Setup of the reference run:
==> flow/design.v (excerpt) <==
module awstm(
        pps,
        tevt,
        evt,
        rst_n,
        clk
    );
make LEC_CHECK=0 ABC_AREA=1 CAP_MARGIN=20 CELL_PAD_IN_SITES_GLOBAL_PLACEMENT=0 CORE_ASPECT_RATIO=1.5 CORE_MARGIN=2 CORE_UTILIZATION=71 CTS_CLUSTER_DIAMETER=356 CTS_CLUSTER_SIZE=52 GPL_TIMING_DRIVEN=1 HOLD_SLACK_MARGIN=0.29 MIN_ROUTING_LAYER=met1 PLACE_DENSITY_LB_ADDON=0.06 SETUP_SLACK_MARGIN=0.23 SLEW_MARGIN=10 finish   # period 0.799 ns
run.sh (not shown) runs the stock make flow with config.mk's settings and CLKGATE_MAP_FILE=.
The reference run is listed as incomplete: the tool reported an error in detailed placement and the run ended there.
Inputs modified between the reference run and the trial run:
--- a/flow/config.mk
+++ b/flow/config.mk
@@ -10,12 +10,9 @@
 export CELL_PAD_IN_SITES_GLOBAL_PLACEMENT = 0
-export CORE_ASPECT_RATIO = 1.5
+export CORE_ASPECT_RATIO = 1.06
 export CORE_MARGIN = 2
-export CORE_UTILIZATION = 71
-export CTS_CLUSTER_DIAMETER = 356
+export CORE_UTILIZATION = 68
 export CTS_CLUSTER_SIZE = 52
 export GPL_TIMING_DRIVEN = 1
-export HOLD_SLACK_MARGIN = 0.29
 export MIN_ROUTING_LAYER = met1
-export PLACE_DENSITY_LB_ADDON = 0.06
-export SETUP_SLACK_MARGIN = 0.23
+export SETUP_SLACK_MARGIN = 0.08
 export SLEW_MARGIN = 10
==> flow/constraint.sdc <==
create_clock -name core_clock -period 3.11 [get_ports {clk}]
set_input_delay 0.6220 -clock core_clock [delete_from_list [all_inputs] [get_ports {clk}]]
set_output_delay 0.6220 -clock core_clock [all_outputs]
set_load 0.01 [all_outputs]
==> results <==
The trial run has routability congestion estimate from global placement below what the reference run had. Comparing the trial run against the reference run, there is no change at all in post-synthesis xor/xnor area fraction. Taking the reference run as the reference, in the trial run share of synthesized cell area in and-or and or-and compound cells shows no meaningful change; chip footprint has increased; area of the core region moved up; simple-gate share of the synthesized area has remained practically unchanged. The trial run: full flow OK, the timing, design-rule and antenna checks passed. Relative to the reference run, cell row count has decreased by 15% in the trial run.

---

orange:
Starting RTL as in the previous note.
==> flow/design.v (excerpt) <==
module awstm(
        pps,
        tevt,
        evt,
        rst_n,
        clk
    );
==> flow/config.mk <==
export PLATFORM = sky130hd
export DESIGN_NAME = awstm
export DESIGN_NICKNAME = awstm
export VERILOG_FILES = /design/flow/design.v
export SDC_FILE = /design/flow/constraint.sdc
export NUM_CORES = 4
export LEC_CHECK = 0
export ABC_AREA = 1
export CAP_MARGIN = 5
export CELL_PAD_IN_SITES_DETAIL_PLACEMENT = 1
export CELL_PAD_IN_SITES_GLOBAL_PLACEMENT = 2
export CORE_ASPECT_RATIO = 1.84
export CORE_MARGIN = 2
export CORE_UTILIZATION = 63
export CTS_CLUSTER_SIZE = 36
export GPL_ROUTABILITY_DRIVEN = 0
export GPL_TIMING_DRIVEN = 0
export HOLD_SLACK_MARGIN = 0.2
export MIN_ROUTING_LAYER = met2
export PLACE_DENSITY = 0.6
export SETUP_SLACK_MARGIN = 0.39
export SLEW_MARGIN = 5
export TNS_END_PERCENT = 35
==> flow/constraint.sdc <==
create_clock -name core_clock -period 3.99 [get_ports {clk}]
set_input_delay 0.7980 -clock core_clock [delete_from_list [all_inputs] [get_ports {clk}]]
set_output_delay 0.7980 -clock core_clock [all_outputs]
set_load 0.01 [all_outputs]
Flow for orange halted at global placement without I/O (3_1_place_gp_skip_io), error code GPL-0301.
Input-level comparison between blue and orange:
==> flow/config.mk <==
export PLATFORM = sky130hd
export DESIGN_NAME = awstm
export DESIGN_NICKNAME = awstm
export VERILOG_FILES = /design/flow/design.v
export SDC_FILE = /design/flow/constraint.sdc
export NUM_CORES = 4
export LEC_CHECK = 0
export CAP_MARGIN = 20
export CORE_MARGIN = 2
export CORE_UTILIZATION = 40
export PLACE_DENSITY = 0.6
export SETUP_SLACK_MARGIN = -0.24
export SLEW_MARGIN = 20
==> flow/constraint.sdc <==
create_clock -name core_clock -period 4.27 [get_ports {clk}]
set_input_delay 0.8540 -clock core_clock [delete_from_list [all_inputs] [get_ports {clk}]]
set_output_delay 0.8540 -clock core_clock [all_outputs]
set_load 0.01 [all_outputs]
--- outcome ---
Comparing blue against orange, there is no change at all in number of flops mapped to enable cells by yosys.
From orange to blue the numbers moved as follows: count of standard-cell rows fell 10; post-synthesis cell count lower; summed standard-cell area reported by yosys went down; die width increased by 58% relative to the old numbers; chip height has decreased.
Across orange and blue, a clean result was obtained everywhere but in orange.
orange: it failed during global placement without I/O (3_1_place_gp_skip_io), and the tool reported GPL-0301.
Per the comparison of blue with orange, die area rose by 39%; adder-cell area share of the yosys netlist rose by 1.3 points; area of the mapped netlist fell by 0.0017 mm²; AND-OR/OR-AND share of the synthesized area rose by 5.5 points.

---

Starting RTL as in the previous note.
==> flow/config.mk <==
export PLATFORM = sky130hd
export DESIGN_NAME = awstm
export DESIGN_NICKNAME = awstm
export VERILOG_FILES = /design/flow/design.v
export SDC_FILE = /design/flow/constraint.sdc
export NUM_CORES = 4
export LEC_CHECK = 0
export ABC_AREA = 0
export CAP_MARGIN = 20
export CELL_PAD_IN_SITES_GLOBAL_PLACEMENT = 0
export CORE_ASPECT_RATIO = 1.5
export CORE_MARGIN = 2
export CORE_UTILIZATION = 68
export CTS_CLUSTER_DIAMETER = 234
export CTS_CLUSTER_SIZE = 52
export GPL_TIMING_DRIVEN = 1
export MIN_ROUTING_LAYER = met1
export SETUP_SLACK_MARGIN = 0.08
export SLEW_MARGIN = 10
==> flow/constraint.sdc <==
create_clock -name core_clock -period 3.2 [get_ports {clk}]
set_input_delay 0.6400 -clock core_clock [delete_from_list [all_inputs] [get_ports {clk}]]
set_output_delay 0.6400 -clock core_clock [all_outputs]
set_load 0.01 [all_outputs]
The baseline reached the layout checks and failed them: negative setup slack.
Next try:
- ABC_AREA: 0 -> 1
- CORE_ASPECT_RATIO: 1.5 -> 1.06
- CORE_UTILIZATION: 68 -> 72
- CTS_CLUSTER_DIAMETER: 234 -> 41
- SETUP_SLACK_MARGIN: 0.08 -> 0.91
- clock period: 3.2 -> 3.11 ns (I/O delays scaled with it)
With this change the flow stopped in 5_1_grt.
Synthesized area goes up by 12%.
Synthesized cell count goes up by about 50%.
Die area goes up by about 6%.
Next try:
- ABC_AREA: 1 -> unset
- CELL_PAD_IN_SITES_GLOBAL_PLACEMENT: 0 -> unset
- CORE_ASPECT_RATIO: 1.06 -> unset
- CORE_UTILIZATION: 72 -> 66
- CTS_CLUSTER_DIAMETER: 41 -> unset
- CTS_CLUSTER_SIZE: 52 -> unset
- GPL_TIMING_DRIVEN: 1 -> unset
- MIN_ROUTING_LAYER: met1 -> unset
- SETUP_SLACK_MARGIN: 0.91 -> unset
- SLEW_MARGIN: 10 -> 20
- clock period: 3.11 -> 4.93 ns (I/O delays scaled with it)
What happened: This time the run completed with no timing, DRC or antenna violations; die area is lower by a few percent; area after synthesis is lower by roughly a tenth; synthesized cell count is lower by a quarter to a third.

---

Starting RTL as in the previous note.
export LEC_CHECK = 0
export ABC_AREA = 1
export CAP_MARGIN = 20
export CORE_MARGIN = 2
export CORE_UTILIZATION = 40
export CTS_CLUSTER_DIAMETER = 374
export CTS_CLUSTER_SIZE = 97
export PLACE_DENSITY = 0.6
export SETUP_SLACK_MARGIN = 1.05
export SLEW_MARGIN = 20
export TNS_END_PERCENT = 10
create_clock -name core_clock -period 3.58 [get_ports {clk}]
The starting point went through all stages and came out clean.
Edit:
==> flow/config.mk (replaced) <==
export PLATFORM = sky130hd
export DESIGN_NAME = awstm
export DESIGN_NICKNAME = awstm
export VERILOG_FILES = /design/flow/design.v
export SDC_FILE = /design/flow/constraint.sdc
export NUM_CORES = 4
export LEC_CHECK = 0
export CAP_MARGIN = 20
export CORE_MARGIN = 2
export CORE_UTILIZATION = 68
export CTS_CLUSTER_SIZE = 35
export SLEW_MARGIN = 20
==> flow/constraint.sdc (replaced) <==
create_clock -name core_clock -period 5.37 [get_ports {clk}]
set_input_delay 1.0740 -clock core_clock [delete_from_list [all_inputs] [get_ports {clk}]]
set_output_delay 1.0740 -clock core_clock [all_outputs]
set_load 0.01 [all_outputs]
Via count falls by about 24%.
Synthesized area decreases by 11%.
Critical path depth stays the same.
Worst setup slack gets better by 0.25 ns.
Die area drops by 47%.
Non-clock buffer count is lower by 87.
Routed wire length shrinks by 27%.
Maximum frequency goes down by about 40%.
Hold slack gets better by 0.19 ns.
Sequential power went down by about 17%.
Edit:
--- a/flow/config.mk
+++ b/flow/config.mk
@@ -8,5 +8,5 @@
 export CAP_MARGIN = 20
 export CORE_MARGIN = 2
-export CORE_UTILIZATION = 68
-export CTS_CLUSTER_SIZE = 35
+export CORE_UTILIZATION = 27
+export PLACE_DENSITY = 0.6
 export SLEW_MARGIN = 20
==> flow/constraint.sdc (replaced) <==
create_clock -name core_clock -period 4.27 [get_ports {clk}]
set_input_delay 0.8540 -clock core_clock [delete_from_list [all_inputs] [get_ports {clk}]]
set_output_delay 0.8540 -clock core_clock [all_outputs]
set_load 0.01 [all_outputs]
First-iteration DRC count grows by about 8%.
Non-clock buffer count grows by 22.
Design area grows by about 5%.
Clock power grows by about 36%.
Count of clock-buffer cells in the layout grows by 1.
Utilization shrinks by 45 points.
Setup slack loses 0.87 ns.
Clock skew barely changes.
Die size grows by 150%.
Edit:
--- a/flow/config.mk
+++ b/flow/config.mk
@@ -8,5 +8,5 @@
 export CAP_MARGIN = 20
 export CORE_MARGIN = 2
-export CORE_UTILIZATION = 27
-export PLACE_DENSITY = 0.6
+export CORE_UTILIZATION = 70
+export HOLD_SLACK_MARGIN = -0.1
 export SLEW_MARGIN = 20
==> flow/constraint.sdc (replaced) <==
create_clock -name core_clock -period 3.2 [get_ports {clk}]
set_input_delay 0.6400 -clock core_clock [delete_from_list [all_inputs] [get_ports {clk}]]
set_output_delay 0.6400 -clock core_clock [all_outputs]
set_load 0.01 [all_outputs]
Outcome:
- Now the flow ran to the end with violations: setup timing
- design area came out higher by 5.8%
- clock-buffer cell count came out lower by 1
- total power came out higher by 51%
- wire length came out higher by about 14%
- combinational power came out higher by about 66%
- area after synthesis stays the same
- worst setup slack gets worse by 0.60 ns
- fmax came out higher by 14%
- sequential share of layout area came out lower by 1.4 points
- cell count came out lower by 12%
Edit:
--- a/flow/config.mk
+++ b/flow/config.mk
@@ -8,5 +8,5 @@
 export CAP_MARGIN = 20
 export CORE_MARGIN = 2
-export CORE_UTILIZATION = 70
-export HOLD_SLACK_MARGIN = -0.1
+export CORE_UTILIZATION = 40
+export PLACE_DENSITY = 0.6
 export SLEW_MARGIN = 20
==> flow/constraint.sdc (replaced) <==
create_clock -name core_clock -period 4.27 [get_ports {clk}]
set_input_delay 0.8540 -clock core_clock [delete_from_list [all_inputs] [get_ports {clk}]]
set_output_delay 0.8540 -clock core_clock [all_outputs]
set_load 0.01 [all_outputs]
Result: With this change the flow finished with timing, DRC and antenna clean. Power is lower by a quarter to a third. Synthesized cell count does not change. Count of clock-buffer cells in the layout is higher by 1. Sequential share of layout area came out higher by 2.0 points. Sequential power shrinks by about a fifth. Hold slack improved by 0.12 ns. Sequential cell count stays the same. Design area fell by a little under a tenth. Via count went down by about a fifth.
Edit:
--- a/flow/config.mk
+++ b/flow/config.mk
@@ -6,7 +6,9 @@
 export NUM_CORES = 4
 export LEC_CHECK = 0
+export ABC_AREA = 1
 export CAP_MARGIN = 20
 export CORE_MARGIN = 2
-export CORE_UTILIZATION = 40
-export PLACE_DENSITY = 0.6
+export CORE_UTILIZATION = 70
+export CTS_CLUSTER_SIZE = 72
+export HOLD_SLACK_MARGIN = -0.1
 export SLEW_MARGIN = 20
==> flow/constraint.sdc (replaced) <==
create_clock -name core_clock -period 2.86 [get_ports {clk}]
set_input_delay 0.5720 -clock core_clock [delete_from_list [all_inputs] [get_ports {clk}]]
set_output_delay 0.5720 -clock core_clock [all_outputs]
set_load 0.01 [all_outputs]
Outcome: The new run ran to the end with no violations. Sequential cell count stays the same. Synthesized area climbs by roughly a tenth. Setup slack is worse by 0.29 ns.
Power is estimated from default activity; no workload was simulated.
